==> flow/design.v (excerpt) <==
module buck_v1_0 #(
  parameter model_data_width = 25,
  parameter model_decimal_width = 16
)(
  input aclk, 
  input resetn, 
  input clock_enable,
  input pwm, 
  input signed [model_data_width-1:0] input_voltage,
  input signed [model_data_width-1:0] period_inductor,
  input signed [model_data_width-1:0] period_capacitor,
  input signed [model_data_width-1:0] inverse_resistor,
  output reg signed [model_data_width-1:0] inductor_current,
  output signed [model_data_width-1:0] capacitor_current,
  output signed [model_data_width-1:0] output_current,
  output reg signed [model_data_width-1:0] output_voltage  
);
==> flow/config.mk <==
export PLATFORM = sky130hd
export DESIGN_NAME = buck_v1_0
export DESIGN_NICKNAME = buck_v1_0
export VERILOG_FILES = /design/flow/design.v
export SDC_FILE = /design/flow/constraint.sdc
export NUM_CORES = 4
export LEC_CHECK = 0
export ABC_AREA = 0
export CAP_MARGIN = 15
export CORE_MARGIN = 2
export CORE_UTILIZATION = 72
export CTS_CLUSTER_DIAMETER = 299
export HOLD_SLACK_MARGIN = 0.29
export MAX_ROUTING_LAYER = met4
export SETUP_SLACK_MARGIN = -1.36
export SLEW_MARGIN = 20
==> flow/constraint.sdc <==
create_clock -name core_clock -period 14.1 [get_ports {aclk}]
set_input_delay 2.8200 -clock core_clock [delete_from_list [all_inputs] [get_ports {aclk}]]
set_output_delay 2.8200 -clock core_clock [all_outputs]
set_load 0.01 [all_outputs]
run.sh (not shown) runs the stock make flow with config.mk's settings and CLKGATE_MAP_FILE=.
The starting point reached the layout checks and failed them: negative setup slack.
==> next run, changes <==
ABC_AREA = unset   (was 0)
CAP_MARGIN = 20   (was 15)
CORE_UTILIZATION = 65   (was 72)
CTS_CLUSTER_DIAMETER = unset   (was 299)
HOLD_SLACK_MARGIN = unset   (was 0.29)
MAX_ROUTING_LAYER = unset   (was met4)
SETUP_SLACK_MARGIN = unset   (was -1.36)
clock period = 25.4 ns   (was 14.1 ns; I/O delays follow)
What happened: The new run finished clean. Worst setup slack gets better by 6.5 ns. Final cell count is lower by 5.9%. Count of clock-buffer cells in the layout went up by 1. Hold slack degrades by 0.048 ns. Synthesized cell count stays the same. Die area came out higher by 11%. Design area decreases by 8.1%. Sequential cell count is unchanged.
==> next run, changes <==
CORE_UTILIZATION = 71   (was 65)
CTS_CLUSTER_DIAMETER = 271   (was unset)
CTS_CLUSTER_SIZE = 36   (was unset)
clock period = 14.3 ns   (was 25.4 ns; I/O delays follow)
The new run produced a layout that fails on negative setup slack.
Critical path depth rises by 4.
Via count rises by a little under a tenth.
Global-route usage rises by 5.7 points.
Final cell count rises by a little under a tenth.
==> next run, changes <==
ABC_AREA = 1   (was unset)
HOLD_SLACK_MARGIN = 0.3   (was unset)
MAX_ROUTING_LAYER = met4   (was unset)
PLACE_DENSITY = 0.95   (was unset)
SETUP_SLACK_MARGIN = -0.69   (was unset)
With this change the flow stopped in 5_1_grt.
Die area came out higher by 4.1%.
Synthesized cell count came out higher by 19%.
Area after synthesis came out higher by 4.1%.

* * *

== the previous run ==
buck_v1_0 again, from the RTL that the note above started with.
Settings: LEC_CHECK=0, ABC_AREA=1, CAP_MARGIN=20, CORE_ASPECT_RATIO=0.5, CORE_MARGIN=2, CORE_UTILIZATION=64, CTS_CLUSTER_DIAMETER=291, CTS_CLUSTER_SIZE=100, PLACE_DENSITY=0.35, SLEW_MARGIN=20, TNS_END_PERCENT=5; clock period 20.0 ns.
No stage failed in the previous run, and the final checks on the layout all came back clean.
Setup changes, the previous run to the current run
Settings: swapping 1 for 0 in ABC_AREA; swapping 291 for 362 in CTS_CLUSTER_DIAMETER; putting SETUP_SLACK_MARGIN at 1.49 where nothing was set; swapping 64 for 72 in CORE_UTILIZATION; swapping 20.0 for 14.5 in the clock period (ns, I/O delays scaled along).
Findings:
Reported for the current run and the previous run, clock sink count turned out identical to the last digit.
Compare the current run and the previous run | final-layout non-clock buffer area share lower: the previous run
Comparing simple-gate share of the synthesized area for the current run and the previous run, the smaller number came from the current run.
Although the current run finished all stages, its layout failed final checks on negative setup slack.

* * *

buck_v1_0 again, from the RTL that the note above started with.
==> flow/design.v (excerpt) <==
module buck_v1_0 #(
  parameter model_data_width = 25,
  parameter model_decimal_width = 16
)(
  input aclk, 
  input resetn, 
  input clock_enable,
  input pwm, 
  input signed [model_data_width-1:0] input_voltage,
  input signed [model_data_width-1:0] period_inductor,
  input signed [model_data_width-1:0] period_capacitor,
  input signed [model_data_width-1:0] inverse_resistor,
  output reg signed [model_data_width-1:0] inductor_current,
  output signed [model_data_width-1:0] capacitor_current,
  output signed [model_data_width-1:0] output_current,
  output reg signed [model_data_width-1:0] output_voltage  
);
==> flow/config.mk <==
export PLATFORM = sky130hd
export DESIGN_NAME = buck_v1_0
export DESIGN_NICKNAME = buck_v1_0
export VERILOG_FILES = /design/flow/design.v
export SDC_FILE = /design/flow/constraint.sdc
export NUM_CORES = 4
export LEC_CHECK = 0
export ABC_AREA = 1
export CAP_MARGIN = 0
export CELL_PAD_IN_SITES_DETAIL_PLACEMENT = 2
export CELL_PAD_IN_SITES_GLOBAL_PLACEMENT = 2
export CORE_MARGIN = 4
export CORE_UTILIZATION = 54
export CTS_CLUSTER_DIAMETER = 297
export GPL_ROUTABILITY_DRIVEN = 1
export GPL_TIMING_DRIVEN = 0
export HOLD_SLACK_MARGIN = 0.19
export MAX_ROUTING_LAYER = met4
export MIN_ROUTING_LAYER = met1
export PLACE_DENSITY_LB_ADDON = 0.16
export SETUP_SLACK_MARGIN = 0.93
export SLEW_MARGIN = 20
export TNS_END_PERCENT = 80
==> flow/constraint.sdc <==
create_clock -name core_clock -period 18.6 [get_ports {aclk}]
set_input_delay 3.7200 -clock core_clock [delete_from_list [all_inputs] [get_ports {aclk}]]
set_output_delay 3.7200 -clock core_clock [all_outputs]
set_load 0.01 [all_outputs]
The starting point aborted during 3_3_place_gp (FLW-0024).
Then changed:
--- a/flow/config.mk
+++ b/flow/config.mk
@@ -10,3 +10,2 @@
-export CELL_PAD_IN_SITES_DETAIL_PLACEMENT = 2
-export CELL_PAD_IN_SITES_GLOBAL_PLACEMENT = 2
-export CORE_MARGIN = 4
+export CELL_PAD_IN_SITES_GLOBAL_PLACEMENT = 0
+export CORE_MARGIN = 2
@@ -16 +14,0 @@
-export GPL_TIMING_DRIVEN = 0
@@ -18 +15,0 @@
-export MAX_ROUTING_LAYER = met4
==> flow/constraint.sdc (replaced) <==
create_clock -name core_clock -period 19.4 [get_ports {aclk}]
set_input_delay 3.8800 -clock core_clock [delete_from_list [all_inputs] [get_ports {aclk}]]
set_output_delay 3.8800 -clock core_clock [all_outputs]
set_load 0.01 [all_outputs]
After rerunning:
- Now the flow produced a clean layout
- synthesized cell count does not change
- area after synthesis stays the same
- die area went down by 2.2%
Then changed:
==> flow/config.mk (replaced) <==
export PLATFORM = sky130hd
export DESIGN_NAME = buck_v1_0
export DESIGN_NICKNAME = buck_v1_0
export VERILOG_FILES = /design/flow/design.v
export SDC_FILE = /design/flow/constraint.sdc
export NUM_CORES = 4
export LEC_CHECK = 0
export CAP_MARGIN = 20
export CORE_MARGIN = 2
export CORE_UTILIZATION = 11
export SLEW_MARGIN = 20
==> flow/constraint.sdc (replaced) <==
create_clock -name core_clock -period 42.3 [get_ports {aclk}]
set_input_delay 8.4600 -clock core_clock [delete_from_list [all_inputs] [get_ports {aclk}]]
set_output_delay 8.4600 -clock core_clock [all_outputs]
set_load 0.01 [all_outputs]
- The changed run went through all stages and came out clean
- non-clock buffer count is lower by 531
- clock-buffer cell count is higher by 1
- routed wire length fell slightly
- final area is lower slightly
- register-to-register slack is better by 20 ns

* * *

The RTL this note starts from:
==> flow/design.v <==
module buck_v1_0 #(
  parameter model_data_width = 25,
  parameter model_decimal_width = 16
)(
  input aclk, 
  input resetn, 
  input clock_enable,
  input pwm, 
  input signed [model_data_width-1:0] input_voltage,
  input signed [model_data_width-1:0] period_inductor,
  input signed [model_data_width-1:0] period_capacitor,
  input signed [model_data_width-1:0] inverse_resistor,
  output reg signed [model_data_width-1:0] inductor_current,
  output signed [model_data_width-1:0] capacitor_current,
  output signed [model_data_width-1:0] output_current,
  output reg signed [model_data_width-1:0] output_voltage  
);
  wire signed [model_data_width-1:0] voltage_diff;  
  wire signed [(model_data_width*2)-1:0] voltage_diff_intl_2width;  
  wire signed [model_data_width-1:0] voltage_diff_intl;  
  wire signed [(model_data_width*2)-1:0] capacitor_current_intc_2width;  
  wire signed [model_data_width-1:0] capacitor_current_intc;  
  wire signed [(model_data_width*2)-1:0] output_current_2width;  
  assign voltage_diff = pwm? input_voltage - output_voltage: -output_voltage;
  assign voltage_diff_intl_2width = voltage_diff * period_inductor;
  assign voltage_diff_intl = voltage_diff_intl_2width >>> model_decimal_width;
  always @(posedge aclk)
    if (!resetn)
      inductor_current <= 0;
    else 
      if (clock_enable)
        inductor_current <= inductor_current + voltage_diff_intl;
  assign capacitor_current = inductor_current - output_current;
  assign capacitor_current_intc_2width = capacitor_current * period_capacitor;
  assign capacitor_current_intc = capacitor_current_intc_2width >>> model_decimal_width;
  always @(posedge aclk)
    if (!resetn)
      output_voltage <= 0;
    else 
      if (clock_enable)
        output_voltage <= output_voltage + capacitor_current_intc;
  assign output_current_2width = output_voltage * inverse_resistor;
  assign output_current = output_current_2width >>> model_decimal_width;
endmodule
export LEC_CHECK = 0
export ABC_AREA = 1
export CAP_MARGIN = 20
export CORE_ASPECT_RATIO = 0.5
export CORE_MARGIN = 2
export CORE_UTILIZATION = 72
export CTS_CLUSTER_DIAMETER = 362
export CTS_CLUSTER_SIZE = 100
export PLACE_DENSITY = 0.35
export SETUP_SLACK_MARGIN = 1.49
export SLEW_MARGIN = 20
export TNS_END_PERCENT = 5
create_clock -name core_clock -period 14.5 [get_ports {aclk}]
The starting point reached the layout checks and failed them: setup timing.
Change:
ABC_AREA = unset   (was 1)
CORE_UTILIZATION = 65   (was 72)
CTS_CLUSTER_DIAMETER = unset   (was 362)
CTS_CLUSTER_SIZE = 11   (was 100)
HOLD_SLACK_MARGIN = 0.28   (was unset)
PLACE_DENSITY = unset   (was 0.35)
SETUP_SLACK_MARGIN = unset   (was 1.49)
clock period = 28.0 ns   (was 14.5 ns; I/O delays follow)
Effect:
- With this change the flow completed with no timing, DRC or antenna violations
- die area went up by 6.3%
- design area decreases by 15%
- clock skew stays flat
- core utilization decreases by 18 points
- critical path depth shrinks by 6
- flip-flop count does not change
- wire length goes down by 22%
Change:
CORE_UTILIZATION = 23   (was 65)
HOLD_SLACK_MARGIN = unset   (was 0.28)
PLACE_DENSITY = 0.78   (was unset)
TNS_END_PERCENT = unset   (was 5)
After rerunning: Routed wire length came out lower by a few percent. Worst setup slack improves by 6.6 ps. Design area goes up by a few percent. Fmax barely changes. Global-route usage fell by 25 points. Utilization shrinks by 44 points. Clock-buffer cell count falls by 1.
Change:
CORE_ASPECT_RATIO = unset   (was 0.5)
CORE_UTILIZATION = 40   (was 23)
CTS_CLUSTER_SIZE = unset   (was 11)
PLACE_DENSITY = unset   (was 0.78)
clock period = 25.4 ns   (was 28.0 ns; I/O delays follow)
The new run completed with no timing, DRC or antenna violations.
Design area shrinks by 2.7%.
Die size shrinks by 42%.
Change:
CELL_PAD_IN_SITES_GLOBAL_PLACEMENT = 2   (was unset)
CORE_MARGIN = 10   (was 2)
GPL_TIMING_DRIVEN = 0   (was unset)
clock period = 28.0 ns   (was 25.4 ns; I/O delays follow)
The new run ran to the end with no violations.
Routed wire length came out higher by 27%.
Via count came out higher by 0.54%.
Final area came out higher by 0.37%.
Area after synthesis is unchanged.
Clock-buffer cell count stays the same.
Flip-flop count does not change.
Critical path depth came out lower by 5.
Register-to-register slack is worse by 580 ps.
First-iteration DRC count came out higher by 5.7%.
